==> design.v <==
module CORDIC_COS_SIN #(
    parameter DATA_WIDTH = 16,
    parameter PHASE_WIDTH = 32,
    parameter STAGE = 16
) (
    input clk,
    input rst,
    input en,
    input mode,      
    input signed [DATA_WIDTH-1:0] x0,
    input signed [DATA_WIDTH-1:0] y0,
    input signed [PHASE_WIDTH-1:0] phase,    
    output valid,
    output [DATA_WIDTH:0] cos,
    output [DATA_WIDTH:0] sin
);
parameter K = 32'd39797;     
parameter [PHASE_WIDTH*STAGE-1:0] atan = {32'd128, 32'd256, 32'd448, 32'd896, 32'd1856, 32'd3648, 32'd7360, 32'd14656, 32'd29312,
                                         32'd58688, 32'd117312, 32'd234368, 32'd466944, 32'd919872, 32'd1740992, 32'd2949120};
integer i, j;
wire [1:0] quadrant;
assign quadrant = phase[PHASE_WIDTH-1:PHASE_WIDTH-2];
reg signed [DATA_WIDTH:0] x_pre;
reg signed [DATA_WIDTH:0] y_pre;
reg signed [PHASE_WIDTH-1:0] z_pre;
reg signed [DATA_WIDTH:0] x [0:STAGE-1];
reg signed [DATA_WIDTH:0] y [0:STAGE-1];
reg signed [PHASE_WIDTH-1:0] z [0:STAGE-1];
reg signed [DATA_WIDTH:0] x_shift [0:STAGE-1]; 
reg signed [DATA_WIDTH:0] y_shift [0:STAGE-1];
reg [STAGE-1:0] sign;
always @(*) begin
    for(i=0; i<STAGE; i=i+1)begin
        x_shift[i] = x[i] >>> i;
        y_shift[i] = y[i] >>> i;
        sign[i] = z[i][PHASE_WIDTH-1];
    end
end
wire [DATA_WIDTH:0] x0_pos, x0_neg;
wire [DATA_WIDTH:0] y0_pos, y0_neg;
assign x0_pos = (x0 == 0) ? 0 : {1'b0, x0};
assign x0_neg = (x0 == 0) ? 0 : {1'b1, (~x0)+16'b1};
assign y0_pos = (y0 == 0) ? 0 : {1'b0, y0};
assign y0_neg = (y0 == 0) ? 0 : {1'b1, (~y0)+16'b1};
always @(posedge clk or posedge rst) begin
    if(rst)begin
        x_pre <= 0;
        y_pre <= 0;
        z_pre <= 0;
    end
    else begin
        if(en)begin
            case (quadrant)
                0:begin
                    x_pre <= x0_pos;
                    y_pre <= y0_pos;
                    z_pre <= phase;
                end
                1:begin
                    x_pre <= y0_neg;
                    y_pre <= x0_pos;
                    z_pre <= {2'b00, phase[29:0]};
                end
                2:begin
                    x_pre <= y0_pos;
                    y_pre <= x0_neg;
                    z_pre <= {2'b11, phase[29:0]};
                end
                3:begin
                    x_pre <= x0_pos;
                    y_pre <= y0_pos;
                    z_pre <= phase;
                end
            endcase
        end
        else begin
            x_pre <= 0;
            y_pre <= 0;
            z_pre <= 0;
        end
    end
end
always @(posedge clk or posedge rst) begin
    if(rst)begin
        for(i=0; i<STAGE; i=i+1)begin
            x[i] <= 0;
            y[i] <= 0;
            z[i] <= 0;
        end
    end
    else begin
        x[0] <= x_pre;
        y[0] <= y_pre;
        z[0] <= z_pre;
        for(i=0; i<STAGE-1; i=i+1)begin    
            x[i+1] <= sign[i] ? x[i]+y_shift[i] : x[i]-y_shift[i];
            y[i+1] <= sign[i] ? y[i]-x_shift[i] : y[i]+x_shift[i];
            z[i+1] <= sign[i] ? z[i]+atan[32*(i+1)-1 -: 32] : z[i]-atan[32*(i+1)-1 -: 32];
        end
    end
end
assign cos = x[STAGE-1];
assign sin = y[STAGE-1];
assign valid = en_dly[STAGE];
reg [4:0] cnt;
always @(posedge clk or posedge rst) begin
    if(rst)begin
        cnt <= 0;
    end
    else begin
        if(cnt == 0)begin
            if(en)begin
                cnt <= cnt + 1;
            end
        end
        else begin
            cnt <= (cnt == 16) ? 0 : cnt+1;
        end
    end
end
reg [STAGE:0] en_dly;
always @(posedge clk or posedge rst) begin
    if(rst)begin
        en_dly <= 0;
    end
    else begin
        en_dly[0] <= en;
        for(i=0; i<STAGE; i=i+1)begin
            en_dly[i+1] <= en_dly[i];
        end
    end
end
endmodule
==> run.sh <==
#!/bin/bash
# the make line also repeats each setting of config.mk as NAME=value (left out here)
make -C /OpenROAD-flow-scripts/flow DESIGN_CONFIG=/design/flow/config.mk WORK_HOME=/design/flow/orfs CLKGATE_MAP_FILE= finish
==> config.mk <==
export PLATFORM = sky130hd
export DESIGN_NAME = CORDIC_COS_SIN
export DESIGN_NICKNAME = CORDIC_COS_SIN
export VERILOG_FILES = /design/flow/design.v
export SDC_FILE = /design/flow/constraint.sdc
export NUM_CORES = 4
export LEC_CHECK = 0
export CAP_MARGIN = 20
export CORE_MARGIN = 2
export CORE_UTILIZATION = 66
export SETUP_SLACK_MARGIN = -0.19
export SLEW_MARGIN = 20
==> constraint.sdc <==
create_clock -name core_clock -period 2.64 [get_ports {clk}]
set_input_delay 0.5280 -clock core_clock [delete_from_list [all_inputs] [get_ports {clk}]]
set_output_delay 0.5280 -clock core_clock [all_outputs]
set_load 0.01 [all_outputs]
==> reports/metrics.cfg, run 1 <==
[die]
pin_count=103
chipArea_um2=105000
die_h_um=325
core_area_um2=102000
fp.dieW_um=325
initial_core_util=0.667
num_rows=117

[place]
gp_congestion=0.945
hpwl_um=147000
portBuffers=95

[yosys]
netlist.area_leader.share=0.362
synth-simple-area-share=0.137
synth_chip_area_um2=67900
edf_count=0
largest_area_cell=dfrtp_1
synth_cell_types=82
yosysSeqAreaShare=0.362
ys_warn_count=6
synthArstFlopShare=1.00
syn-cell-area_um2=67900
ys_cells=7208
syn_avg_cell_area_um2=9.42
top_cells_by_count=dfrtp_1 (983), ha_1 (882), a21oi_1 (674), xnor2_1 (578), nor2_1 (554)
top_logic_kind=adder cells
adder_share=0.175
synth_flops=983
synth-compound-area-share=0.175
ys.flop_type=dfrtp_1
synth_nets=8202
synthTopCellsByArea=dfrtp_1 (36%), ha_1 (16%), xnor2_1 (7.5%)
ys_sh_mux=0.00958
synthCells=7208
top_cell=dfrtp_1
ys_sh_xor=0.110

[clock_network]
htreeDepth=3
clockBufferDepth=3
cts_hold_buf=0
cts_made_buffers=106
root_buffer=clkbuf_16
clock-sinks=983

[global_routing]
track_usage=0.768
overflow=72

[run_status]
status=aborted with a tool error
lastStage=global routing (5_1_grt)
stop_error=[ERROR GRT-0232] Routing congestion too high. Check the congestion heatmap in the GUI.

per-layer routing:
layer | track usage | overflow
met5 | 0.440 | 1
met4 | 0.771 | 28
met3 | 0.650 | 29
met2 | 0.923 | 13
met1 | 0.738 | 1
metrics by stage:
step / area (um2) / TNS (ns) / instances / hold WS, ns / worst slack (ns)
global placement: 85200 / -100.85 / 10400 / 0.331 / -0.796
CTS: 96000 / -68.29 / 10900 / 0.267 / -0.697
detailed placement: 85200 / -133.55 / 10400 / 0.335 / -0.821
floorplan: 69000 / - / 7208 / 0.331 / -11.43
what timing repair did:
item                        CTS
gates cloned                  2
setup buffers               378
gates resized              1009
pin swaps                   657
setup endpoints to repair   298
==> run 2: changes to the inputs <==
CTS_CLUSTER_DIAMETER = 346   (was default)
CTS_CLUSTER_SIZE = 51   (was default)
SETUP_SLACK_MARGIN = -0.18   (was -0.19)
==> reports/metrics.cfg, run 2 <==
[yosys]
syn_avg_cell_area_um2=9.42  ; unchanged
synthArstFlopShare=1.00  ; unchanged
top_logic_kind=adder cells
top_cells_by_count=dfrtp_1 (983), ha_1 (882), a21oi_1 (674), xnor2_1 (578), nor2_1 (554)
ys.flop_type=dfrtp_1
adder_share=0.175  ; unchanged
largest_area_cell=dfrtp_1
netlist.area_leader.share=0.362  ; unchanged
edf_count=0  ; unchanged
synth_flops=983  ; unchanged
synthTopCellsByArea=dfrtp_1 (36%), ha_1 (16%), xnor2_1 (7.5%)
synth-simple-area-share=0.137  ; unchanged
ys_sh_xor=0.110  ; unchanged
top_cell=dfrtp_1
syn-cell-area_um2=67900  ; unchanged
ys_warn_count=6  ; unchanged
synth-compound-area-share=0.175  ; unchanged
synth_cell_types=82  ; unchanged
yosysSeqAreaShare=0.362  ; unchanged
synthCells=7208  ; unchanged
ys_cells=7208  ; unchanged
ys_sh_mux=0.00958  ; unchanged
synth_chip_area_um2=67900  ; unchanged
synth_nets=8202  ; unchanged

[clock_network]
clock-sinks=983  ; unchanged
cts_hold_buf=0  ; unchanged
cts_made_buffers=23  ; -78%
clockBufferDepth=3  ; unchanged
htreeDepth=1  ; -2
root_buffer=clkbuf_16

[run_status]
status=aborted with a tool error
lastStage=global routing (5_1_grt)
stop_error=[ERROR GRT-0232] Routing congestion too high. Check the congestion heatmap in the GUI.

[die]
pin_count=103  ; unchanged
chipArea_um2=105000  ; unchanged
core_area_um2=102000  ; unchanged
num_rows=117  ; unchanged
die_h_um=325  ; unchanged
fp.dieW_um=325  ; unchanged
initial_core_util=0.667  ; unchanged

[place]
dp_slack_ns=-0.802  ; +0.0190 ns
portBuffers=95  ; unchanged
gp_congestion=0.954  ; +0.89%
hpwl_um=150000  ; +2.0%
dp_cells=10400  ; -0.27%

[global_routing]
overflow=12000
track_usage=1.06

run 2: through the flow:
| stage | utilization | area, um2 | hold WS (ns) |
|---|---|---|---|
| global placement | 0.833 | 84900 | 0.332 |
| CTS | 0.907 | 92400 | 0.366 |
| detailed placement | 0.833 | 84900 | 0.335 |
| floorplan | - | 68800 | 0.331 |
run 2: metal layers:
metal	GRT usage	GRT overflow
met1	0.916	106
met2	1.44	9686
met3	0.774	123
met4	1.18	2103
met5	0.433	18
run 2: what timing repair did:
action / CTS
gates cloned: 7
gates resized: 1010
pin swaps: 717
hold endpoints to repair: 0
setup buffers: 387
setup endpoints to repair: 263
==> run 3: changes to the inputs <==
ABC_AREA = 1   (was default)
CORE_UTILIZATION = 72   (was 66)
CTS_CLUSTER_DIAMETER = default   (was 346)
CTS_CLUSTER_SIZE = 93   (was 51)
PLACE_DENSITY = 0.35   (was default)
SETUP_SLACK_MARGIN = -0.01   (was -0.18)
clock period = 2.0 ns   (was 2.64 ns; I/O delays follow)
==> reports/metrics.cfg, run 3 <==
[die]
chipArea_um2=113000  ; +7.0%
pin_count=103  ; unchanged
core_area_um2=109000  ; +7.0%
fp.dieW_um=336  ; +3.4%
num_rows=121  ; +3.4%
die_h_um=336  ; +3.4%
initial_core_util=0.728  ; +0.0612

[yosys]
largest_area_cell=dfrtp_1
ys_sh_xor=0.0757  ; -0.0344
syn_avg_cell_area_um2=7.22  ; -23%
ys_warn_count=6  ; unchanged
adder_share=0.150  ; -0.0253
synthArstFlopShare=1.00  ; unchanged
syn-cell-area_um2=79300  ; +17%
ys_cells=11000  ; +52%
yosysSeqAreaShare=0.310  ; -0.0521
synth_nets=12000  ; +46%
ys_sh_mux=0  ; -0.00958
synthCells=11000  ; +52%
synth_cell_types=62  ; -24%
top_cells_by_count=nand2_1 (3,044), inv_1 (1,357), nor2_1 (1,014), dfrtp_1 (983), ha_1 (882)
synth_chip_area_um2=79300  ; +17%
top_cell=nand2_1
synth-simple-area-share=0.281  ; +0.144
edf_count=0  ; unchanged
top_logic_kind=simple AND/OR/NAND/NOR gates
ys.flop_type=dfrtp_1
synth-compound-area-share=0.113  ; -0.0623
synthTopCellsByArea=dfrtp_1 (31%), nand2_1 (14%), ha_1 (14%)
netlist.area_leader.share=0.310  ; -0.0521
synth_flops=983  ; unchanged

[place]
hpwl_um=206000  ; +38%
portBuffers=95  ; unchanged
dp_cells=14400  ; +39%
gp_congestion=1.07  ; +12%
placed_area_um2=98300  ; +16%

[run_status]
lastStage=clock tree synthesis (4_1_cts)
status=aborted with a tool error
stop_error=[ERROR DPL-0038] Utilization greater than 100%, impossible to legalize

run 3: through the flow:
step	worst slack (ns)	TNS (ns)	hold WS, ns
floorplan	-11.94	-	0.331
global placement	-0.707	-146.93	0.332
detailed placement	-0.874	-207.46	0.335
==> run 4: changes to the inputs <==
CELL_PAD_IN_SITES_DETAIL_PLACEMENT = 2   (was default)
CORE_MARGIN = 8   (was 2)
CORE_UTILIZATION = 40   (was 72)
CTS_CLUSTER_SIZE = 57   (was 93)
PLACE_DENSITY = default   (was 0.35)
SETUP_SLACK_MARGIN = -0.06   (was -0.01)
clock period = 5.0 ns   (was 2.0 ns; I/O delays follow)
==> reports/metrics.cfg, run 4 <==
[place]
hpwl_um=302000  ; +47%
dp_cells=13700  ; -5.1%
portBuffers=95  ; unchanged
gp_congestion=0.918  ; -14%
dp_slack_ns=1.17  ; +2.05 ns

[clock_network]
clockBufferDepth=3
root_buffer=clkbuf_16
cts_made_buffers=130
cts_hold_buf=0
clock-sinks=983
cts-resized-gates=0
clk_pin_slew_ns=0.07
post-cts-setup-buffers=0
clkLatencyLatePin_ns=0.89
cts_tree=done
htreeDepth=4

[timing]
worst_slew_pin_slew_ns=1.18
finalHoldViolCount=0
skew_ns=0.0535
whs_ns=0.339
slew_violations=0
fin_crit_sh=0.923
min_period_ns=4.61
max_freq_mhz=217
slew_headroom=0.211
setup-tns-final_ns=0
rsz0062_at_grt=no
setup_violations=0
fin_ws_ns=0.385

[die]
fp.dieW_um=461  ; +37%
num_rows=163  ; +35%
chipArea_um2=213000  ; +89%
pin_count=103  ; unchanged
die_h_um=461  ; +37%
core_area_um2=197000  ; +81%
initial_core_util=0.402  ; -0.326

[global_routing]
grt_max_degree=149
antenna_found_initial=45
overflow=0
track_usage=0.419
grt_pass1_wl_um=685000
grt_pass1_vias=104000

[yosys]
adder_share=0.150  ; unchanged
synth_flops=983  ; unchanged
synthTopCellsByArea=dfrtp_1 (31%), nand2_1 (14%), ha_1 (14%)
ys_sh_mux=0  ; unchanged
top_cell=nand2_1
syn_avg_cell_area_um2=7.22  ; unchanged
synthCells=11000  ; unchanged
edf_count=0  ; unchanged
synth_nets=12000  ; unchanged
syn-cell-area_um2=79300  ; unchanged
synthArstFlopShare=1.00  ; unchanged
ys_cells=11000  ; unchanged
synth_chip_area_um2=79300  ; unchanged
synth-simple-area-share=0.281  ; unchanged
synth_cell_types=62  ; unchanged
netlist.area_leader.share=0.310  ; unchanged
yosysSeqAreaShare=0.310  ; unchanged
ys.flop_type=dfrtp_1
top_cells_by_count=nand2_1 (3,044), inv_1 (1,357), nor2_1 (1,014), dfrtp_1 (983), ha_1 (882)
synth-compound-area-share=0.113  ; unchanged
largest_area_cell=dfrtp_1
top_logic_kind=simple AND/OR/NAND/NOR gates
ys_sh_xor=0.0757  ; unchanged
ys_warn_count=6  ; unchanged

[min_path]
worstHoldEndpoint=x[0][11]$_DFF_PP0_
hold_depth=0
hold_path.class=flop to flop
hp-start=x_pre[11]$_DFF_PP0_

[critical_path]
worstSetupStartpoint=y[2][2]$_DFF_PP0_
path_cells=inv_1, nand3_1, nor2_1, nand2_1, nor3_2, nor2_1, xor2_1, ha_1, inv_1, a21oi_1, nor2_1, nand3_1, xor2_1
start_kind=flop
crit_family=simple AND/OR/NAND/NOR gates
crit_buf_inv=2
crit_cells=13
worstReg2RegEnd=x[3][10]$_DFF_PP0_
required_ns=5.69
cp_common_cell=nor2_1
crit_arrival_ns=5.30
crit_fanout=4
ff2ff_path_depth=13
cp-endpoint=x[3][10]$_DFF_PP0_
worstSetupEndpointType=flop
critical_path_class=flop to flop
critical_path.slowest_cell=xor2_1
crit_path_max_incr_delay_ns=0.89
ff2ff_setup_slack_ns=0.39
reg2reg_from=y[2][2]$_DFF_PP0_

[run_status]
status=timing/DRC/antenna clean

[finish]
finalNetCount=12200
fill_cells=22900
comb_area_um2=49200
seqCellArea_um2=24600
layoutNonFillerInstCount=13900
area_growth_pct=11.4

[drt]
drc=0
drtPass1Iterations=5
wl_per_cell_um=32.9
via_per_inst=6.38
drt_iter0_markers=6440
wirelength_um=458000
antenna_left=0
vias=89000

[flow_run]
cap_viol_max_count=0
tool_warnings=81

[run 4: metal layers]
layer	global-route usage	up-vias	wire length [um]
met5	0	-	316
met4	0.371	46	49900
met3	0.113	2968	32000
met2	0.731	4972	223000
met1	0.407	44800	153000
li1	-	36200	-
[run 4: cell type report]
class	instances	share of cell area
repair buffers	146	0.0165
diodes	19	0.000538
multi-input cells	8540	0.556
inverters	1383	0.0588
clock buffers	169	0.0426
flip-flops and latches	983	0.278
clock inverters	65	0.00989
well taps	2640	0.0374
[run 4: metrics by stage]
stage           util  cell area, um2
2_1_floorplan      -           79300
3_3_place_gp   0.424           83700
3_5_place_dp   0.424           83700
4_1_cts        0.448           88300
5_1_grt        0.448           88400
6_report       0.448           88400
==> run 5: changes to the inputs <==
ABC_AREA = default   (was 1)
CELL_PAD_IN_SITES_DETAIL_PLACEMENT = default   (was 2)
CORE_MARGIN = 2   (was 8)
CORE_UTILIZATION = 70   (was 40)
CTS_CLUSTER_DIAMETER = 43   (was default)
CTS_CLUSTER_SIZE = default   (was 57)
SETUP_SLACK_MARGIN = 0.93   (was -0.06)
clock period = 3.71 ns   (was 5.0 ns; I/O delays follow)
==> reports/metrics.cfg, run 5 <==
[run_status]
status=aborted with a tool error
lastStage=global routing (5_1_grt)

[yosys]
synth_chip_area_um2=67900  ; -14%
edf_count=0  ; unchanged
synthTopCellsByArea=dfrtp_1 (36%), ha_1 (16%), xnor2_1 (7.5%)
ys.flop_type=dfrtp_1
ys_warn_count=6  ; unchanged
top_cells_by_count=dfrtp_1 (983), ha_1 (882), a21oi_1 (674), xnor2_1 (578), nor2_1 (554)
synth_flops=983  ; unchanged
top_logic_kind=adder cells
syn-cell-area_um2=67900  ; -14%
ys_sh_mux=0.00958  ; +0.00958
adder_share=0.175  ; +0.0253
top_cell=dfrtp_1
synthArstFlopShare=1.00  ; unchanged
ys_cells=7208  ; -34%
syn_avg_cell_area_um2=9.42  ; +30%
ys_sh_xor=0.110  ; +0.0344
synthCells=7208  ; -34%
synth_cell_types=82  ; +32%
synth_nets=8202  ; -32%
synth-compound-area-share=0.175  ; +0.0623
largest_area_cell=dfrtp_1
yosysSeqAreaShare=0.362  ; +0.0521
netlist.area_leader.share=0.362  ; +0.0521
synth-simple-area-share=0.137  ; -0.144

[clock_network]
root_buffer=clkbuf_16
cts_made_buffers=136  ; +4.6%
cts_hold_buf=0  ; unchanged
clockBufferDepth=3  ; unchanged
clock-sinks=983  ; unchanged
htreeDepth=4  ; unchanged

[die]
num_rows=114  ; -30%
core_area_um2=96400  ; -51%
die_h_um=315  ; -32%
initial_core_util=0.704  ; +0.302
fp.dieW_um=315  ; -32%
pin_count=103  ; unchanged
chipArea_um2=99500  ; -53%

[place]
portBuffers=95  ; unchanged
hpwl_um=125000  ; -59%
gp_congestion=0.960  ; +4.6%

run 5: metrics by stage:
stage               worst slack (ns)  instances  instance area [um2]
floorplan                     -10.57       7208                68200
detailed placement            -0.119       8635                71700
CTS                            0.444       9079                79700
global placement             -0.0781       8635                71700
run 5: timing repair:
action / 4_1_cts
gates resized: 487
endpoints found under the setup margin: 370
gates cloned: 2
buffers inserted: 194
pin swaps: 236
==> run 6: changes to the inputs <==
CTS_CLUSTER_DIAMETER = default   (was 43)
CTS_CLUSTER_SIZE = 35   (was default)
HOLD_SLACK_MARGIN = -0.08   (was default)
SETUP_SLACK_MARGIN = default   (was 0.93)
clock period = 2.91 ns   (was 3.71 ns; I/O delays follow)
==> reports/metrics.cfg, run 6 <==
[run_status]
status=aborted with a tool error
lastStage=global routing (5_1_grt)
stop_error=[ERROR GRT-0232] Routing congestion too high. Check the congestion heatmap in the GUI.

[yosys]
top_logic_kind=adder cells
synth_chip_area_um2=67900  ; unchanged
syn_avg_cell_area_um2=9.42  ; unchanged
synth-simple-area-share=0.137  ; unchanged
ys_cells=7208  ; unchanged
synth_cell_types=82  ; unchanged
top_cells_by_count=dfrtp_1 (983), ha_1 (882), a21oi_1 (674), xnor2_1 (578), nor2_1 (554)
ys.flop_type=dfrtp_1
ys_warn_count=6  ; unchanged
syn-cell-area_um2=67900  ; unchanged
adder_share=0.175  ; unchanged
synthArstFlopShare=1.00  ; unchanged
synthCells=7208  ; unchanged
largest_area_cell=dfrtp_1
yosysSeqAreaShare=0.362  ; unchanged
synth_flops=983  ; unchanged
ys_sh_xor=0.110  ; unchanged
top_cell=dfrtp_1
netlist.area_leader.share=0.362  ; unchanged
synth-compound-area-share=0.175  ; unchanged
ys_sh_mux=0.00958  ; unchanged
synth_nets=8202  ; unchanged
edf_count=0  ; unchanged
synthTopCellsByArea=dfrtp_1 (36%), ha_1 (16%), xnor2_1 (7.5%)

[global_routing]
overflow=40
track_usage=0.730

[die]
chipArea_um2=99500  ; unchanged
core_area_um2=96400  ; unchanged
die_h_um=315  ; unchanged
pin_count=103  ; unchanged
fp.dieW_um=315  ; unchanged
initial_core_util=0.704  ; unchanged
num_rows=114  ; unchanged

[clock_network]
cts_made_buffers=104  ; -24%
htreeDepth=3  ; -1
clock-sinks=983  ; unchanged
cts_hold_buf=0  ; unchanged
clockBufferDepth=3  ; unchanged
root_buffer=clkbuf_16

[place]
dp_cells=9818  ; +14%
dp_slack_ns=-0.612  ; -0.494 ns
gp_congestion=1.03  ; +7.5%
hpwl_um=141000  ; +13%
portBuffers=95  ; unchanged

-- run 6: routing by layer --
metal / overflow / track usage
met3: 22 / 0.585
met5: 0 / 0.440
met2: 2 / 0.910
met1: 3 / 0.721
met4: 13 / 0.668
-- run 6: through the flow --
stage	instance area (um2)	setup TNS [ns]	util
CTS	90700	-6.18	0.940
detailed placement	80800	-50.00	0.838
global placement	80800	-30.49	0.838
floorplan	68400	-	-
-- run 6: what timing repair did --
| item | in CTS |
|---|---|
| resized | 895 |
| pin swaps | 553 |
| setup buffers | 301 |
| setup endpoints to repair | 246 |
==> run 7: changes to the inputs <==
ABC_AREA = 0   (was default)
CAP_MARGIN = 0   (was 20)
CORE_ASPECT_RATIO = 1.04   (was default)
CORE_UTILIZATION = 71   (was 70)
CTS_CLUSTER_DIAMETER = 256   (was default)
CTS_CLUSTER_SIZE = default   (was 35)
GPL_TIMING_DRIVEN = 1   (was default)
HOLD_SLACK_MARGIN = default   (was -0.08)
MAX_ROUTING_LAYER = met5   (was default)
PLACE_DENSITY = 0.73   (was default)
SETUP_SLACK_MARGIN = 1.1   (was default)
clock period = 3.95 ns   (was 2.91 ns; I/O delays follow)
==> reports/metrics.cfg, run 7 <==
[clock_network]
cts_made_buffers=104  ; unchanged
cts_hold_buf=0  ; unchanged
htreeDepth=3  ; unchanged
root_buffer=clkbuf_16
clock-sinks=983  ; unchanged
clockBufferDepth=3  ; unchanged

[yosys]
synthCells=7208  ; unchanged
largest_area_cell=dfrtp_1
top_cell=dfrtp_1
ys_cells=7208  ; unchanged
syn_avg_cell_area_um2=9.42  ; unchanged
netlist.area_leader.share=0.362  ; unchanged
synth_nets=8202  ; unchanged
top_logic_kind=adder cells
top_cells_by_count=dfrtp_1 (983), ha_1 (882), a21oi_1 (674), xnor2_1 (578), nor2_1 (554)
synth_chip_area_um2=67900  ; unchanged
synth-compound-area-share=0.175  ; unchanged
ys_sh_xor=0.110  ; unchanged
edf_count=0  ; unchanged
ys_warn_count=6  ; unchanged
ys.flop_type=dfrtp_1
synth-simple-area-share=0.137  ; unchanged
synthTopCellsByArea=dfrtp_1 (36%), ha_1 (16%), xnor2_1 (7.5%)
ys_sh_mux=0.00958  ; unchanged
yosysSeqAreaShare=0.362  ; unchanged
synthArstFlopShare=1.00  ; unchanged
syn-cell-area_um2=67900  ; unchanged
adder_share=0.175  ; unchanged
synth_cell_types=82  ; unchanged
synth_flops=983  ; unchanged

[die]
core_area_um2=94700  ; -1.8%
initial_core_util=0.717  ; +0.0130
chipArea_um2=98100  ; -1.4%
fp.dieW_um=307  ; -2.6%
num_rows=115  ; +0.88%
die_h_um=319  ; +1.2%
pin_count=103  ; unchanged

[global_routing]
overflow=317
track_usage=0.743

[run_status]
status=aborted with a tool error
stop_error=[ERROR GRT-0232] Routing congestion too high. Check the congestion heatmap in the GUI.
lastStage=global routing (5_1_grt)

[place]
placed_area_um2=71200  ; -12%
dp_slack_ns=0.122  ; +0.734 ns
hpwl_um=121000  ; -14%
portBuffers=95  ; unchanged
gp_congestion=0.927  ; -10%

## run 7: per-stage QoR
step / utilization / instances
3_5_place_dp: 0.752 / 8542
2_1_floorplan: - / 7208
3_3_place_gp: 0.752 / 8542
4_1_cts: 0.904 / 9394
## run 7: per-layer routing
layer | global-route usage | GRT overflow
met5 | 0.355 | 2
met1 | 0.723 | 2
met3 | 0.624 | 8
met2 | 0.911 | 163
met4 | 0.712 | 142
## run 7: what timing repair did
action,4_1_cts
resized,1314
pin swaps,724
setup endpoints to repair,359
gates cloned,10
setup buffers,652
==> run 8: changes to the inputs <==
ABC_AREA = default   (was 0)
CAP_MARGIN = 20   (was 0)
CORE_ASPECT_RATIO = default   (was 1.04)
CORE_UTILIZATION = 70   (was 71)
CTS_CLUSTER_DIAMETER = 34   (was 256)
GPL_TIMING_DRIVEN = default   (was 1)
MAX_ROUTING_LAYER = default   (was met5)
PLACE_DENSITY = default   (was 0.73)
SETUP_SLACK_MARGIN = 1.09   (was 1.1)
clock period = 3.71 ns   (was 3.95 ns; I/O delays follow)
==> reports/metrics.cfg, run 8 <==
[clock_network]
clock-sinks=983  ; unchanged
clockBufferDepth=3  ; unchanged
root_buffer=clkbuf_16
htreeDepth=4  ; +1
cts_made_buffers=167  ; +61%

[yosys]
synth-compound-area-share=0.175  ; unchanged
synthArstFlopShare=1.00  ; unchanged
yosysSeqAreaShare=0.362  ; unchanged
top_cell=dfrtp_1
synth-simple-area-share=0.137  ; unchanged
top_cells_by_count=dfrtp_1 (983), ha_1 (882), a21oi_1 (674), xnor2_1 (578), nor2_1 (554)
synth_flops=983  ; unchanged
synthTopCellsByArea=dfrtp_1 (36%), ha_1 (16%), xnor2_1 (7.5%)
synth_cell_types=82  ; unchanged
ys_cells=7208  ; unchanged
syn_avg_cell_area_um2=9.42  ; unchanged
adder_share=0.175  ; unchanged
ys_warn_count=6  ; unchanged
edf_count=0  ; unchanged
ys_sh_mux=0.00958  ; unchanged
synthCells=7208  ; unchanged
synth_nets=8202  ; unchanged
largest_area_cell=dfrtp_1
ys.flop_type=dfrtp_1
netlist.area_leader.share=0.362  ; unchanged
synth_chip_area_um2=67900  ; unchanged
syn-cell-area_um2=67900  ; unchanged
ys_sh_xor=0.110  ; unchanged
top_logic_kind=adder cells

[die]
pin_count=103  ; unchanged
chipArea_um2=99500  ; +1.4%
die_h_um=315  ; -1.2%
num_rows=114  ; -0.87%
fp.dieW_um=315  ; +2.7%
initial_core_util=0.704  ; -0.0130
core_area_um2=96400  ; +1.8%

[run_status]
status=aborted with a tool error
stop_error=[ERROR GRT-0232] Routing congestion too high. Check the congestion heatmap in the GUI.
lastStage=global routing (5_1_grt)

[place]
gp_congestion=0.943  ; +1.7%
placed_area_um2=71600  ; +0.63%
portBuffers=95  ; unchanged
hpwl_um=124000  ; +2.4%
dp_cells=8639  ; +1.1%

[global_routing]
overflow=9587
track_usage=1.05

==> run 8: layer usage <==
metal  global-route usage  GRT overflow
met4                 1.18          1868
met5                0.589            13
met2                 1.36          7430
met1                0.907           123
met3                0.816           153
==> run 8: through the flow <==
stage,hold WS (ns),util,worst slack [ns]
CTS,0.340,0.947,0.451
floorplan,0.331,-,-10.57
detailed placement,0.335,0.743,0.0164
global placement,0.332,0.743,0.0537
==> run 8: repair_timing <==
action | 4_1_cts
gates resized | 1762
pin swaps | 971
setup buffers | 756
cloned | 12
endpoints found under the hold margin | 0
hold buffers | 0
setup endpoints to repair | 482
==> run 9: changes to the inputs <==
CORE_UTILIZATION = 40   (was 70)
CTS_CLUSTER_DIAMETER = default   (was 34)
SETUP_SLACK_MARGIN = default   (was 1.09)
clock period = 4.74 ns   (was 3.71 ns; I/O delays follow)
==> reports/metrics.cfg, run 9 <==
[timing]
slew_violations=0
min_period_ns=3.94
slew_headroom=0.409
fin_crit_sh=0.832
setup_violations=0
rsz0062_at_grt=no
skew_ns=0.0391
finalHoldViolCount=0
worst_slew_pin_slew_ns=0.887
whs_ns=0.337
fin_ws_ns=0.795
max_freq_mhz=254

[critical_path]
worstReg2RegEnd=y[15][15]$_DFF_PP0_
crit_path_max_incr_delay_ns=0.51
required_ns=5.35
worstSetupEndpointType=flop
start_kind=flop
critical_path.slowest_cell=a2111oi_0
crit_fanout=4
ff2ff_setup_slack_ns=0.80
crit_arrival_ns=4.56
crit_cells=15
crit_buf_inv=4
path_cells=inv_1, nand3_1, ha_1, inv_1, o21ai_0, ha_1, a21boi_0, buf_4, o211ai_1, a21oi_1, a2111oi_0, buf_4, nor3_1, o21ai_0, or3b_2
cp-endpoint=y[15][15]$_DFF_PP0_
critical_path_class=flop to flop
reg2reg_from=x[14][16]$_DFF_PP0_
worstSetupStartpoint=x[14][16]$_DFF_PP0_
crit_family=AND-OR/OR-AND gates
ff2ff_path_depth=15

[flow_run]
cap_viol_max_count=0
tool_warnings=70

[die]
core_area_um2=169000  ; +75%
chipArea_um2=173000  ; +74%
pin_count=103  ; unchanged
die_h_um=416  ; +32%
initial_core_util=0.402  ; -0.303
fp.dieW_um=416  ; +32%
num_rows=151  ; +32%

[clock_network]
post-cts-setup-buffers=0  ; -100%
root_buffer=clkbuf_16
clkLatencyLatePin_ns=0.74
cts_hold_buf=0  ; unchanged
clockBufferDepth=3  ; unchanged
cts-resized-gates=0  ; -100%
cts_made_buffers=115  ; -31%
htreeDepth=3  ; -1
clk_pin_slew_ns=0.06
cts_tree=done
clock-sinks=983  ; unchanged

[yosys]
largest_area_cell=dfrtp_1
syn-cell-area_um2=67900  ; unchanged
ys_sh_xor=0.110  ; unchanged
synth_nets=8202  ; unchanged
yosysSeqAreaShare=0.362  ; unchanged
synthCells=7208  ; unchanged
synth_cell_types=82  ; unchanged
synthArstFlopShare=1.00  ; unchanged
netlist.area_leader.share=0.362  ; unchanged
top_cell=dfrtp_1
ys_cells=7208  ; unchanged
synthTopCellsByArea=dfrtp_1 (36%), ha_1 (16%), xnor2_1 (7.5%)
synth_chip_area_um2=67900  ; unchanged
ys.flop_type=dfrtp_1
ys_warn_count=6  ; unchanged
edf_count=0  ; unchanged
synth_flops=983  ; unchanged
syn_avg_cell_area_um2=9.42  ; unchanged
adder_share=0.175  ; unchanged
synth-simple-area-share=0.137  ; unchanged
ys_sh_mux=0.00958  ; unchanged
synth-compound-area-share=0.175  ; unchanged
top_cells_by_count=dfrtp_1 (983), ha_1 (882), a21oi_1 (674), xnor2_1 (578), nor2_1 (554)
top_logic_kind=adder cells

[finish]
fill_cells=16000
area_growth_pct=11.7
stdcell_area_um2=75800
finalNetCount=8389

[drt]
drt_iter0_markers=2496
drc=0
wirelength_um=152000
antenna_left=0
vias=51600
via_per_inst=5.31
antennaDiodeCount=0
top_layer=met4
wl_met1_um=65800
wl_per_cell_um=15.7
wl_met2_um=79100
drtPass1Iterations=6
wl_met3_um=3890

[min_path]
hold_path.class=flop to flop
hp-start=z_pre[9]$_DFF_PP0_
hold_depth=0
worstHoldEndpoint=z[0][9]$_DFF_PP0_

[place]
hpwl_um=122000  ; -1.8%
portBuffers=95  ; unchanged
dp_slack_ns=0.424  ; +0.408 ns
placed_area_um2=71900  ; +0.43%
gp_congestion=0.869  ; -7.8%

[global_routing]
track_usage=0.177
antenna_found_initial=1
grt_max_degree=107
overflow=0
grt_pass1_wl_um=256000
grt_pass1_vias=51300

[run_status]
status=timing/DRC/antenna clean

## run 9: area by class of cell
cell class	count	area [um2]	share of cell area
Clock buffer	159	3310	0.0437
Clock inverter	47	599	0.00790
Inverter	457	1720	0.0227
Multi-Input combinational cell	5680	41300	0.544
Sequential cell	983	24600	0.324
Tap cell	2218	2780	0.0366
Timing Repair Buffer	158	1580	0.0209
## run 9: routing by layer
metal / global-route usage / up-vias
met4: 0.0454 / 0
li1: - / 26000
met3: 0.0206 / 219
met5: 0 / -
met1: 0.214 / 24700
met2: 0.330 / 622
## run 9: stage by stage
step                      instances   util  setup TNS, ns
final                          9702  0.449              0
after global routing           9702  0.449              0
after CTS                      9702  0.449              0
after detailed placement       9496  0.425              0
after global placement         9496  0.425              0
after floorplan                7208      -       -9582.72
==> run 10: changes to the inputs <==
ABC_AREA = 0   (was default)
CELL_PAD_IN_SITES_DETAIL_PLACEMENT = 1   (was default)
CELL_PAD_IN_SITES_GLOBAL_PLACEMENT = 2   (was default)
CORE_ASPECT_RATIO = 1.04   (was default)
CORE_UTILIZATION = 53   (was 40)
CTS_CLUSTER_DIAMETER = 362   (was default)
CTS_CLUSTER_SIZE = 41   (was default)
GPL_ROUTABILITY_DRIVEN = 0   (was default)
GPL_TIMING_DRIVEN = 1   (was default)
HOLD_SLACK_MARGIN = 0.01   (was default)
MAX_ROUTING_LAYER = met4   (was default)
MIN_ROUTING_LAYER = met2   (was default)
PLACE_DENSITY = 0.73   (was default)
clock period = 2.88 ns   (was 4.74 ns; I/O delays follow)
==> reports/metrics.cfg, run 10 <==
[yosys]
syn_avg_cell_area_um2=9.42  ; unchanged
synthCells=7208  ; unchanged
edf_count=0  ; unchanged
ys_warn_count=6  ; unchanged
yosysSeqAreaShare=0.362  ; unchanged
synth-simple-area-share=0.137  ; unchanged
ys_sh_mux=0.00958  ; unchanged
ys_cells=7208  ; unchanged
synthTopCellsByArea=dfrtp_1 (36%), ha_1 (16%), xnor2_1 (7.5%)
top_cells_by_count=dfrtp_1 (983), ha_1 (882), a21oi_1 (674), xnor2_1 (578), nor2_1 (554)
largest_area_cell=dfrtp_1
synthArstFlopShare=1.00  ; unchanged
synth_flops=983  ; unchanged
synth_chip_area_um2=67900  ; unchanged
ys_sh_xor=0.110  ; unchanged
netlist.area_leader.share=0.362  ; unchanged
adder_share=0.175  ; unchanged
top_cell=dfrtp_1
synth-compound-area-share=0.175  ; unchanged
synth_cell_types=82  ; unchanged
top_logic_kind=adder cells
syn-cell-area_um2=67900  ; unchanged
ys.flop_type=dfrtp_1
synth_nets=8202  ; unchanged

[run_status]
stop_error=[ERROR DPL-0033] detailed placement checks failed during check placement.
status=aborted with a tool error
lastStage=clock tree synthesis (4_1_cts)

[die]
fp.dieW_um=355  ; -15%
chipArea_um2=131000  ; -24%
die_h_um=369  ; -11%
initial_core_util=0.536  ; +0.134
pin_count=103  ; unchanged
core_area_um2=127000  ; -25%
num_rows=133  ; -12%

[place]
dp_slack_ns=-0.757  ; -1.18 ns
placed_area_um2=82700  ; +15%
hpwl_um=182000  ; +50%
portBuffers=95  ; unchanged
dp_cells=10400  ; +9.5%

==> run 11: changes to the inputs <==
ABC_AREA = default   (was 0)
CELL_PAD_IN_SITES_DETAIL_PLACEMENT = default   (was 1)
CELL_PAD_IN_SITES_GLOBAL_PLACEMENT = default   (was 2)
CORE_ASPECT_RATIO = default   (was 1.04)
CORE_UTILIZATION = 57   (was 53)
CTS_CLUSTER_DIAMETER = default   (was 362)
CTS_CLUSTER_SIZE = 51   (was 41)
GPL_ROUTABILITY_DRIVEN = default   (was 0)
GPL_TIMING_DRIVEN = default   (was 1)
HOLD_SLACK_MARGIN = default   (was 0.01)
MAX_ROUTING_LAYER = default   (was met4)
MIN_ROUTING_LAYER = default   (was met2)
PLACE_DENSITY = default   (was 0.73)
clock period = 2.64 ns   (was 2.88 ns; I/O delays follow)
==> reports/metrics.cfg, run 11 <==
[global_routing]
antenna_found_initial=2
overflow=0
grt_pass1_vias=67900
grt_max_degree=81
grt_pass1_wl_um=345000
track_usage=0.349

[yosys]
top_cells_by_count=dfrtp_1 (983), ha_1 (882), a21oi_1 (674), xnor2_1 (578), nor2_1 (554)
largest_area_cell=dfrtp_1
ys_sh_xor=0.110  ; unchanged
ys.flop_type=dfrtp_1
synthArstFlopShare=1.00  ; unchanged
adder_share=0.175  ; unchanged
ys_warn_count=6  ; unchanged
synthTopCellsByArea=dfrtp_1 (36%), ha_1 (16%), xnor2_1 (7.5%)
ys_sh_mux=0.00958  ; unchanged
synth_flops=983  ; unchanged
yosysSeqAreaShare=0.362  ; unchanged
synth_chip_area_um2=67900  ; unchanged
ys_cells=7208  ; unchanged
syn_avg_cell_area_um2=9.42  ; unchanged
top_logic_kind=adder cells
synth_cell_types=82  ; unchanged
synth-compound-area-share=0.175  ; unchanged
top_cell=dfrtp_1
synth-simple-area-share=0.137  ; unchanged
edf_count=0  ; unchanged
syn-cell-area_um2=67900  ; unchanged
synthCells=7208  ; unchanged
synth_nets=8202  ; unchanged
netlist.area_leader.share=0.362  ; unchanged

[critical_path]
worstSetupStartpoint=z[11][31]$_DFF_PP0_
crit_family=AND-OR/OR-AND gates
crit_path_max_incr_delay_ns=0.46
required_ns=3.31
crit_arrival_ns=4.09
critical_path.slowest_cell=o41a_1
critical_path_class=flop to flop
ff2ff_path_depth=11
ff2ff_setup_slack_ns=-0.78
start_kind=flop
crit_cells=11
worstReg2RegEnd=z[12][30]$_DFF_PP0_
worstSetupEndpointType=flop
path_cells=clkinv_4, fa_2, a211oi_2, nor2_1, o41a_1, a221oi_2, o311ai_2, o41ai_2, o21ai_1, a2111oi_1, a311o_1
cp-endpoint=z[12][30]$_DFF_PP0_
reg2reg_from=z[11][31]$_DFF_PP0_
crit_buf_inv=1
crit_fanout=3

[place]
hpwl_um=146000  ; -20%
dp_cells=10700  ; +3.1%
portBuffers=95  ; unchanged
gp_congestion=0.988

[run_status]
so.violations=negative setup slack
status=complete, but fails checks

[drt]
drtPass1Iterations=6
wl_per_cell_um=21.0
antenna_left=0
vias=67500
drt_iter0_markers=4998
wirelength_um=239000
drc=0
via_per_inst=5.91

[finish]
comb_area_um2=50000
fill_cells=5549
finalNetCount=10800
seqCellArea_um2=24600
layoutNonFillerInstCount=11400
area_growth_pct=51.8

[clock_network]
clk_pin_slew_ns=0.07
htreeDepth=3
clockBufferDepth=3
cts_made_buffers=106
root_buffer=clkbuf_16
clkLatencyLatePin_ns=0.75
cts_tree=done
clock-sinks=983

[timing]
skew_ns=0.0422
min_period_ns=3.42
setup_violations=394
worst_slew_pin_slew_ns=0.774
fin_ws_ns=-0.782
finalHoldViolCount=0
slew_headroom=0.481
rsz0062_at_grt=yes
setup-tns-final_ns=-98.29
max_freq_mhz=292
slew_violations=0
fin_crit_sh=1.30

[min_path]
hp-start=y_pre[3]$_DFF_PP0_
hold_depth=0
worstHoldEndpoint=y[0][3]$_DFF_PP0_
hold_path.class=flop to flop

[die]
chipArea_um2=122000  ; -6.9%
fp.dieW_um=349  ; -1.6%
initial_core_util=0.575  ; +0.0396
pin_count=103  ; unchanged
die_h_um=349  ; -5.4%
num_rows=126  ; -5.3%
core_area_um2=118000  ; -6.9%

[flow_run]
cap_viol_max_count=0
tool_warnings=72

## run 11: metrics by stage
stage | util | hold WS [ns] | setup slack, ns | area, um2
6_report | 0.873 | 0.340 | -0.782 | 103000
5_1_grt | 0.873 | 0.329 | -0.907 | 103000
4_1_cts | 0.847 | 0.290 | -0.649 | 100000
3_5_place_dp | 0.730 | 0.335 | -0.774 | 86100
3_3_place_gp | 0.730 | 0.332 | -0.766 | 86100
2_1_floorplan | - | 0.331 | -11.43 | 68500
## run 11: cell type report
cell class                      instances  area share
Multi-Input combinational cell       5680       0.485
Sequential cell                       983       0.239
Timing Repair Buffer                 2566       0.203
Clock buffer                          140      0.0292
Tap cell                             1536      0.0186
Inverter                              457      0.0174
Clock inverter                         61     0.00816
Antenna cell                            1   0.0000243
## run 11: metal layers
| layer | vias to the layer above | wire length, um | track usage |
|---|---|---|---|
| met4 | 2 | 16300 | 0.161 |
| met5 | - | 10 | 0 |
| met1 | 32800 | 89200 | 0.405 |
| li1 | 30800 | - | - |
| met2 | 2758 | 120000 | 0.633 |
| met3 | 1116 | 14000 | 0.0483 |
## run 11: what timing repair did
action / in CTS / in global routing
hold buffers: 0 / 0
setup buffers: 468 / 145
resized: 1533 / 499
gates cloned: 4 / 0
pin swaps: 1001 / 489
setup endpoints to repair: 391 / 462
==> run 12: changes to the inputs <==
ABC_AREA = 0   (was default)
CELL_PAD_IN_SITES_DETAIL_PLACEMENT = 1   (was default)
CELL_PAD_IN_SITES_GLOBAL_PLACEMENT = 2   (was default)
CORE_ASPECT_RATIO = 1.04   (was default)
CORE_UTILIZATION = 41   (was 57)
CTS_CLUSTER_DIAMETER = 73   (was default)
CTS_CLUSTER_SIZE = default   (was 51)
GPL_TIMING_DRIVEN = 1   (was default)
MAX_ROUTING_LAYER = met4   (was default)
PLACE_DENSITY = 0.73   (was default)
SETUP_SLACK_MARGIN = -0.66   (was default)
clock period = 6.92 ns   (was 2.64 ns; I/O delays follow)
==> reports/metrics.cfg, run 12 <==
[critical_path]
crit_fanout=22  ; +19
start_kind=flop
crit_path_max_incr_delay_ns=0.50  ; +0.04 ns
required_ns=7.60  ; +4.29 ns
worstSetupEndpointType=flop
critical_path_class=flop to flop
crit_arrival_ns=5.14  ; +1.05 ns
reg2reg_from=z[11][31]$_DFF_PP0_
crit_cells=13  ; +2
critical_path.slowest_cell=fa_1
worstSetupStartpoint=z[11][31]$_DFF_PP0_
ff2ff_setup_slack_ns=2.46  ; +3.24 ns
crit_buf_inv=3  ; +2
ff2ff_path_depth=13  ; +2
cp_common_cell=buf_4
crit_family=AND-OR/OR-AND gates
cp-endpoint=z[12][30]$_DFF_PP0_
worstReg2RegEnd=z[12][30]$_DFF_PP0_
path_cells=buf_4, inv_1, buf_4, fa_1, a211oi_1, nor2_1, o41a_1, a221oi_2, o311ai_1, o41ai_1, o21ai_0, a2111oi_0, a311o_1

[min_path]
hp-start=x_pre[5]$_DFF_PP0_
worstHoldEndpoint=x[0][5]$_DFF_PP0_
hold_depth=0  ; unchanged
hold_path.class=flop to flop

[clock_network]
cts_made_buffers=118  ; +11%
clk_pin_slew_ns=0.06  ; about the same
clockBufferDepth=3  ; unchanged
clock-sinks=983  ; unchanged
post-cts-setup-buffers=0  ; -100%
cts_tree=done
cts_hold_buf=0  ; unchanged
htreeDepth=3  ; unchanged
cts-resized-gates=0  ; -100%
root_buffer=clkbuf_16
clkLatencyLatePin_ns=0.76  ; about the same

[yosys]
top_logic_kind=adder cells
yosysSeqAreaShare=0.362  ; unchanged
synth-compound-area-share=0.175  ; unchanged
adder_share=0.175  ; unchanged
top_cells_by_count=dfrtp_1 (983), ha_1 (882), a21oi_1 (674), xnor2_1 (578), nor2_1 (554)
ys_cells=7208  ; unchanged
synthTopCellsByArea=dfrtp_1 (36%), ha_1 (16%), xnor2_1 (7.5%)
top_cell=dfrtp_1
synth_flops=983  ; unchanged
edf_count=0  ; unchanged
syn_avg_cell_area_um2=9.42  ; unchanged
synthCells=7208  ; unchanged
synth_chip_area_um2=67900  ; unchanged
synth_cell_types=82  ; unchanged
ys_sh_mux=0.00958  ; unchanged
ys_sh_xor=0.110  ; unchanged
ys.flop_type=dfrtp_1
netlist.area_leader.share=0.362  ; unchanged
synthArstFlopShare=1.00  ; unchanged
largest_area_cell=dfrtp_1
synth-simple-area-share=0.137  ; unchanged
synth_nets=8202  ; unchanged
syn-cell-area_um2=67900  ; unchanged
ys_warn_count=6  ; unchanged

[finish]
stdcell_area_um2=75900  ; -26%
area_growth_pct=11.8
fill_cells=18600  ; +240%
seqCellArea_um2=24600  ; about the same
layoutNonFillerInstCount=9635  ; -16%
comb_area_um2=41300  ; -17%
final_util=0.461  ; -0.412
finalNetCount=8374  ; -22%

[global_routing]
antenna_found_initial=1  ; -1
grt_pass1_vias=55300  ; -18%
grt_max_degree=142  ; +75%
overflow=0  ; unchanged
track_usage=0.216  ; -0.133
grt_pass1_wl_um=290000  ; -16%

[place]
portBuffers=95  ; unchanged
placed_area_um2=71700  ; -17%
gp_congestion=0.876  ; -11%
hpwl_um=141000  ; -3.0%
dp_cells=9416  ; -12%

[flow_run]
tool_warnings=72  ; unchanged
cap_viol_max_count=0  ; unchanged

[die]
initial_core_util=0.412  ; -0.163
die_h_um=419  ; +20%
num_rows=152  ; +21%
pin_count=103  ; unchanged
core_area_um2=165000  ; +39%
chipArea_um2=169000  ; +39%
fp.dieW_um=403  ; +15%

[timing]
setup_violations=0  ; -100%
max_freq_mhz=224  ; -23%
skew_ns=0.0270  ; -0.0153 ns
fin_crit_sh=0.645  ; -0.652
slew_headroom=0.298  ; -0.182
slew_violations=0  ; unchanged
whs_ns=0.345  ; +0.00530 ns
finalHoldViolCount=0  ; unchanged
worst_slew_pin_slew_ns=1.03  ; +0.252 ns
min_period_ns=4.46  ; +1.04 ns
rsz0062_at_grt=no

[drt]
wl_per_cell_um=18.3  ; -13%
drt_iter0_markers=1793  ; -64%
antenna_left=0  ; unchanged
drtPass1Iterations=5  ; -1
drc=0  ; unchanged
vias=52000  ; -23%
via_per_inst=5.40  ; -8.6%
wirelength_um=176000  ; -26%
antennaDiodeCount=0  ; -1

[run_status]
status=timing/DRC/antenna clean

-- run 12: per-stage QoR --
stage	setup TNS, ns	worst slack [ns]
after detailed placement	0	2.17
after CTS	0	2.36
after global placement	0	2.17
after floorplan	-7868.37	-8.00
final	0	2.46
after global routing	0	2.03
-- run 12: layout make-up --
class                      instances  share of cell area
timing repair buffer             140              0.0183
clock buffer                     153              0.0429
clock inverter                    66              0.0129
inverter                         457              0.0227
sequential                       983               0.324
multi-input combinational       5680               0.544
tap                             2156              0.0355
-- run 12: routing by layer --
layer | global-route usage | wire length (um)
met5 | - | 0
met4 | 0.0647 | 4900
met3 | 0.0246 | 4640
met2 | 0.388 | 89400
met1 | 0.253 | 77100
==> run 13: changes to the inputs <==
CELL_PAD_IN_SITES_DETAIL_PLACEMENT = default   (was 1)
CELL_PAD_IN_SITES_GLOBAL_PLACEMENT = default   (was 2)
CORE_UTILIZATION = 71   (was 41)
CTS_CLUSTER_DIAMETER = 256   (was 73)
CTS_CLUSTER_SIZE = 14   (was default)
HOLD_SLACK_MARGIN = 0.29   (was default)
MAX_ROUTING_LAYER = met5   (was met4)
SETUP_SLACK_MARGIN = 0.32   (was -0.66)
clock period = 3.16 ns   (was 6.92 ns; I/O delays follow)
==> reports/metrics.cfg, run 13 <==
[yosys]
synth-compound-area-share=0.175  ; unchanged
largest_area_cell=dfrtp_1
synthCells=7208  ; unchanged
synth-simple-area-share=0.137  ; unchanged
synthTopCellsByArea=dfrtp_1 (36%), ha_1 (16%), xnor2_1 (7.5%)
syn_avg_cell_area_um2=9.42  ; unchanged
synth_nets=8202  ; unchanged
synth_cell_types=82  ; unchanged
top_logic_kind=adder cells
synthArstFlopShare=1.00  ; unchanged
ys.flop_type=dfrtp_1
synth_chip_area_um2=67900  ; unchanged
ys_sh_xor=0.110  ; unchanged
syn-cell-area_um2=67900  ; unchanged
netlist.area_leader.share=0.362  ; unchanged
top_cell=dfrtp_1
ys_sh_mux=0.00958  ; unchanged
yosysSeqAreaShare=0.362  ; unchanged
edf_count=0  ; unchanged
adder_share=0.175  ; unchanged
ys_cells=7208  ; unchanged
synth_flops=983  ; unchanged
top_cells_by_count=dfrtp_1 (983), ha_1 (882), a21oi_1 (674), xnor2_1 (578), nor2_1 (554)
ys_warn_count=6  ; unchanged

[die]
num_rows=115  ; -24%
fp.dieW_um=307  ; -24%
chipArea_um2=98100  ; -42%
pin_count=103  ; unchanged
die_h_um=319  ; -24%
core_area_um2=94700  ; -43%
initial_core_util=0.717  ; +0.305

[place]
hpwl_um=130000  ; -7.8%
portBuffers=95  ; unchanged
placed_area_um2=76400  ; +6.6%
gp_congestion=0.949  ; +8.4%

[global_routing]
track_usage=1.09
overflow=12700

[clock_network]
htreeDepth=3  ; unchanged
clock-sinks=983  ; unchanged
clockBufferDepth=3  ; unchanged
cts_made_buffers=80  ; -32%
root_buffer=clkbuf_16

[run_status]
lastStage=global routing (5_1_grt)
stop_error=[ERROR GRT-0232] Routing congestion too high. Check the congestion heatmap in the GUI.
status=aborted with a tool error

==> run 13: what timing repair did <==
| item | in CTS |
|---|---|
| cloned | 4 |
| setup buffers | 342 |
| resized | 988 |
| hold buffers | 0 |
| setup endpoints to repair | 288 |
| pin swaps | 606 |
==> run 13: per-layer routing <==
metal	GRT overflow	track usage
met4	2122	1.20
met5	20	0.533
met2	10300	1.51
met3	154	0.793
met1	114	0.920
==> run 13: through the flow <==
step                      std cells  utilization  hold WS, ns  setup WS [ns]
after floorplan                7208            -        0.331         -11.01
after detailed placement       9215        0.807        0.335         -0.401
after CTS                      9649        0.903        0.346         -0.230
after global placement         9215        0.807        0.331         -0.358
==> run 14: changes to the inputs <==
ABC_AREA = default   (was 0)
CORE_ASPECT_RATIO = default   (was 1.04)
CORE_UTILIZATION = 59   (was 71)
CTS_CLUSTER_DIAMETER = default   (was 256)
CTS_CLUSTER_SIZE = default   (was 14)
GPL_TIMING_DRIVEN = default   (was 1)
HOLD_SLACK_MARGIN = default   (was 0.29)
MAX_ROUTING_LAYER = default   (was met5)
PLACE_DENSITY = default   (was 0.73)
SETUP_SLACK_MARGIN = default   (was 0.32)
clock period = 2.95 ns   (was 3.16 ns; I/O delays follow)
==> reports/metrics.cfg, run 14 <==
[run_status]
status=complete, but fails checks
so.violations=negative setup slack

[clock_network]
htreeDepth=3  ; unchanged
cts_hold_buf=0  ; unchanged
root_buffer=clkbuf_16
cts_made_buffers=107  ; +34%
clk_pin_slew_ns=0.06
clockBufferDepth=3  ; unchanged
clkLatencyLatePin_ns=0.71
cts_tree=done
clock-sinks=983  ; unchanged

[finish]
layoutNonFillerInstCount=10500
fill_cells=6645
final_util=0.827
stdcell_area_um2=94400
area_growth_pct=39.0
finalNetCount=9937

[global_routing]
overflow=0
grt_max_degree=114
antenna_found_initial=1
grt_pass1_vias=59000
track_usage=0.305
grt_pass1_wl_um=294000

[die]
core_area_um2=114000  ; +21%
chipArea_um2=118000  ; +20%
fp.dieW_um=343  ; +12%
initial_core_util=0.595  ; -0.123
pin_count=103  ; unchanged
die_h_um=343  ; +7.5%
num_rows=124  ; +7.8%

[yosys]
synthCells=7208  ; unchanged
synth_flops=983  ; unchanged
synth-compound-area-share=0.175  ; unchanged
synth_nets=8202  ; unchanged
edf_count=0  ; unchanged
adder_share=0.175  ; unchanged
ys_warn_count=6  ; unchanged
synth-simple-area-share=0.137  ; unchanged
syn_avg_cell_area_um2=9.42  ; unchanged
top_logic_kind=adder cells
synth_chip_area_um2=67900  ; unchanged
synthArstFlopShare=1.00  ; unchanged
ys_sh_xor=0.110  ; unchanged
ys.flop_type=dfrtp_1
largest_area_cell=dfrtp_1
top_cells_by_count=dfrtp_1 (983), ha_1 (882), a21oi_1 (674), xnor2_1 (578), nor2_1 (554)
synth_cell_types=82  ; unchanged
syn-cell-area_um2=67900  ; unchanged
top_cell=dfrtp_1
yosysSeqAreaShare=0.362  ; unchanged
ys_sh_mux=0.00958  ; unchanged
netlist.area_leader.share=0.362  ; unchanged
ys_cells=7208  ; unchanged
synthTopCellsByArea=dfrtp_1 (36%), ha_1 (16%), xnor2_1 (7.5%)

[timing]
fin_crit_sh=1.11
finalHoldViolCount=0
worst_slew_pin_slew_ns=0.772
rsz0062_at_grt=yes
setup_violations=89
slew_violations=0
fin_ws_ns=-0.336
min_period_ns=3.29
slew_headroom=0.472
max_freq_mhz=304
skew_ns=0.0203

[place]
dp_slack_ns=-0.586  ; -0.185 ns
portBuffers=95  ; unchanged
dp_cells=10000  ; +8.7%
hpwl_um=136000  ; +4.1%
gp_congestion=0.933  ; -1.8%
placed_area_um2=80800  ; +5.7%

[min_path]
hold_path.class=input pin to async pin

[critical_path]
critical_path_class=flop to flop
worstSetupStartpoint=y[2][6]$_DFF_PP0_
worstReg2RegEnd=x[3][16]$_DFF_PP0_
start_kind=flop
worstSetupEndpointType=flop
crit_fanout=2
crit_buf_inv=1
crit_path_max_incr_delay_ns=0.57
crit_arrival_ns=3.92
crit_cells=14
ff2ff_setup_slack_ns=-0.34
crit_family=simple AND/OR/NAND/NOR gates
reg2reg_from=y[2][6]$_DFF_PP0_
cp_common_cell=or3_1
path_cells=or4_4, nor4_4, nor2b_4, and3b_2, nor2_2, xor2_1, ha_2, buf_6, or3_1, o21ai_2, nor3_2, or3_1, a21oi_2, xnor2_1
ff2ff_path_depth=14
critical_path.slowest_cell=or4_4
cp-endpoint=x[3][16]$_DFF_PP0_
required_ns=3.58

[flow_run]
tool_warnings=75
cap_viol_max_count=0

[drt]
vias=61100
drc=0
antenna_left=0
wl_per_cell_um=19.0
wirelength_um=200000
via_per_inst=5.79
drtPass1Iterations=7
drt_iter0_markers=3935

-- run 14: routing by layer --
layer	track usage	wire [um]
met1	0.376	80400
met5	0	13
met3	0.0409	9690
met2	0.541	101000
met4	0.122	9330
-- run 14: cell type report --
| type | count | area (um2) | share of cell area |
|---|---|---|---|
| inverters | 457 | 1790 | 0.0190 |
| diodes | 1 | 2.50 | 0.0000265 |
| clock buffers | 135 | 2980 | 0.0315 |
| repair buffers | 1714 | 14100 | 0.149 |
| clock inverters | 57 | 748 | 0.00792 |
| well taps | 1512 | 1890 | 0.0200 |
| multi-input cells | 5680 | 48300 | 0.512 |
| flip-flops and latches | 983 | 24600 | 0.261 |
-- run 14: repair_timing --
item / in CTS / in global routing
endpoints found under the setup margin: 211 / 266
gates resized: 655 / 973
buffers inserted: 181 / 195
gates cloned: 0 / 3
pin swaps: 429 / 745
hold endpoints to repair: 0 / 0
-- run 14: metrics by stage --
step | setup TNS [ns] | hold WS [ns]
2_1_floorplan | - | 0.331
3_3_place_gp | -31.07 | 0.332
3_5_place_dp | -40.94 | 0.335
4_1_cts | -3.43 | 0.300
5_1_grt | -24.85 | 0.338
6_report | -9.00 | 0.327
==> run 15: changes to the inputs <==
CELL_PAD_IN_SITES_GLOBAL_PLACEMENT = 3   (was default)
CORE_UTILIZATION = 66   (was 59)
MIN_ROUTING_LAYER = met2   (was default)
SETUP_SLACK_MARGIN = 1.73   (was default)
SLEW_MARGIN = 35   (was 20)
TNS_END_PERCENT = 70   (was default)
clock period = 7.08 ns   (was 2.95 ns; I/O delays follow)
==> reports/metrics.cfg, run 15 <==
[die]
chipArea_um2=105000  ; -10%
core_area_um2=102000  ; -11%
num_rows=117  ; -5.6%
die_h_um=325  ; -5.4%
fp.dieW_um=325  ; -5.4%
initial_core_util=0.667  ; +0.0718

[yosys]
netlist.area_leader.share=0.362  ; unchanged
synth-compound-area-share=0.175  ; unchanged
synth-simple-area-share=0.137  ; unchanged
top_cell=dfrtp_1
ys_warn_count=6  ; unchanged
synth_flops=983  ; unchanged
synthCells=7208  ; unchanged
adder_share=0.175  ; unchanged
ys_sh_xor=0.110  ; unchanged
synth_nets=8202  ; unchanged
synth_cell_types=82  ; unchanged
synthArstFlopShare=1.00  ; unchanged
edf_count=0  ; unchanged
syn_avg_cell_area_um2=9.42  ; unchanged
largest_area_cell=dfrtp_1
syn-cell-area_um2=67900  ; unchanged
top_logic_kind=adder cells
ys_cells=7208  ; unchanged
synthTopCellsByArea=dfrtp_1 (36%), ha_1 (16%), xnor2_1 (7.5%)
yosysSeqAreaShare=0.362  ; unchanged
synth_chip_area_um2=67900  ; unchanged
ys_sh_mux=0.00958  ; unchanged
top_cells_by_count=dfrtp_1 (983), ha_1 (882), a21oi_1 (674), xnor2_1 (578), nor2_1 (554)
ys.flop_type=dfrtp_1

[run_status]
lastStage=global placement without I/O (3_1_place_gp_skip_io)
stop_error=[ERROR GPL-0301] Utilization 132.315 % exceeds 100%.
status=aborted with a tool error

==> run 16: changes to the inputs <==
CELL_PAD_IN_SITES_GLOBAL_PLACEMENT = default   (was 3)
CORE_UTILIZATION = 70   (was 66)
CTS_CLUSTER_DIAMETER = 270   (was default)
MIN_ROUTING_LAYER = default   (was met2)
PLACE_DENSITY = 0.64   (was default)
SETUP_SLACK_MARGIN = default   (was 1.73)
SLEW_MARGIN = 20   (was 35)
TNS_END_PERCENT = default   (was 70)
clock period = 2.97 ns   (was 7.08 ns; I/O delays follow)
==> reports/metrics.cfg, run 16 <==
[yosys]
synth_nets=8202  ; unchanged
edf_count=0  ; unchanged
largest_area_cell=dfrtp_1
ys_cells=7208  ; unchanged
synthCells=7208  ; unchanged
synth_flops=983  ; unchanged
synth_chip_area_um2=67900  ; unchanged
ys_warn_count=6  ; unchanged
ys.flop_type=dfrtp_1
ys_sh_xor=0.110  ; unchanged
ys_sh_mux=0.00958  ; unchanged
synth-compound-area-share=0.175  ; unchanged
synth-simple-area-share=0.137  ; unchanged
top_cell=dfrtp_1
yosysSeqAreaShare=0.362  ; unchanged
syn_avg_cell_area_um2=9.42  ; unchanged
netlist.area_leader.share=0.362  ; unchanged
synthArstFlopShare=1.00  ; unchanged
synth_cell_types=82  ; unchanged
top_cells_by_count=dfrtp_1 (983), ha_1 (882), a21oi_1 (674), xnor2_1 (578), nor2_1 (554)
adder_share=0.175  ; unchanged
syn-cell-area_um2=67900  ; unchanged
top_logic_kind=adder cells
synthTopCellsByArea=dfrtp_1 (36%), ha_1 (16%), xnor2_1 (7.5%)

[place]
hpwl_um=142000
portBuffers=95
gp_congestion=0.953

[run_status]
lastStage=global routing (5_1_grt)
stop_error=[ERROR DPL-0038] Utilization greater than 100%, impossible to legalize
status=aborted with a tool error

[die]
fp.dieW_um=315  ; -2.9%
pin_count=103
chipArea_um2=99500  ; -5.6%
initial_core_util=0.704  ; +0.0378
num_rows=114  ; -2.6%
core_area_um2=96400  ; -5.4%
die_h_um=315  ; -2.9%

[clock_network]
clock-sinks=983
root_buffer=clkbuf_16
cts_made_buffers=103
htreeDepth=3
cts_hold_buf=0
clockBufferDepth=3

run 16: stage by stage:
step           TNS, ns  worst slack, ns  cell area [um2]  cells
3_3_place_gp    -23.38           -0.526            79800   9694
2_1_floorplan        -           -11.16            68300   7208
4_1_cts          -3.16           -0.325            88300  10100
3_5_place_dp    -39.84           -0.603            79800   9694
run 16: what timing repair did:
action | 4_1_cts
endpoints found under the setup margin | 228
setup buffers | 222
gates resized | 754
pin swaps | 469
gates cloned | 1
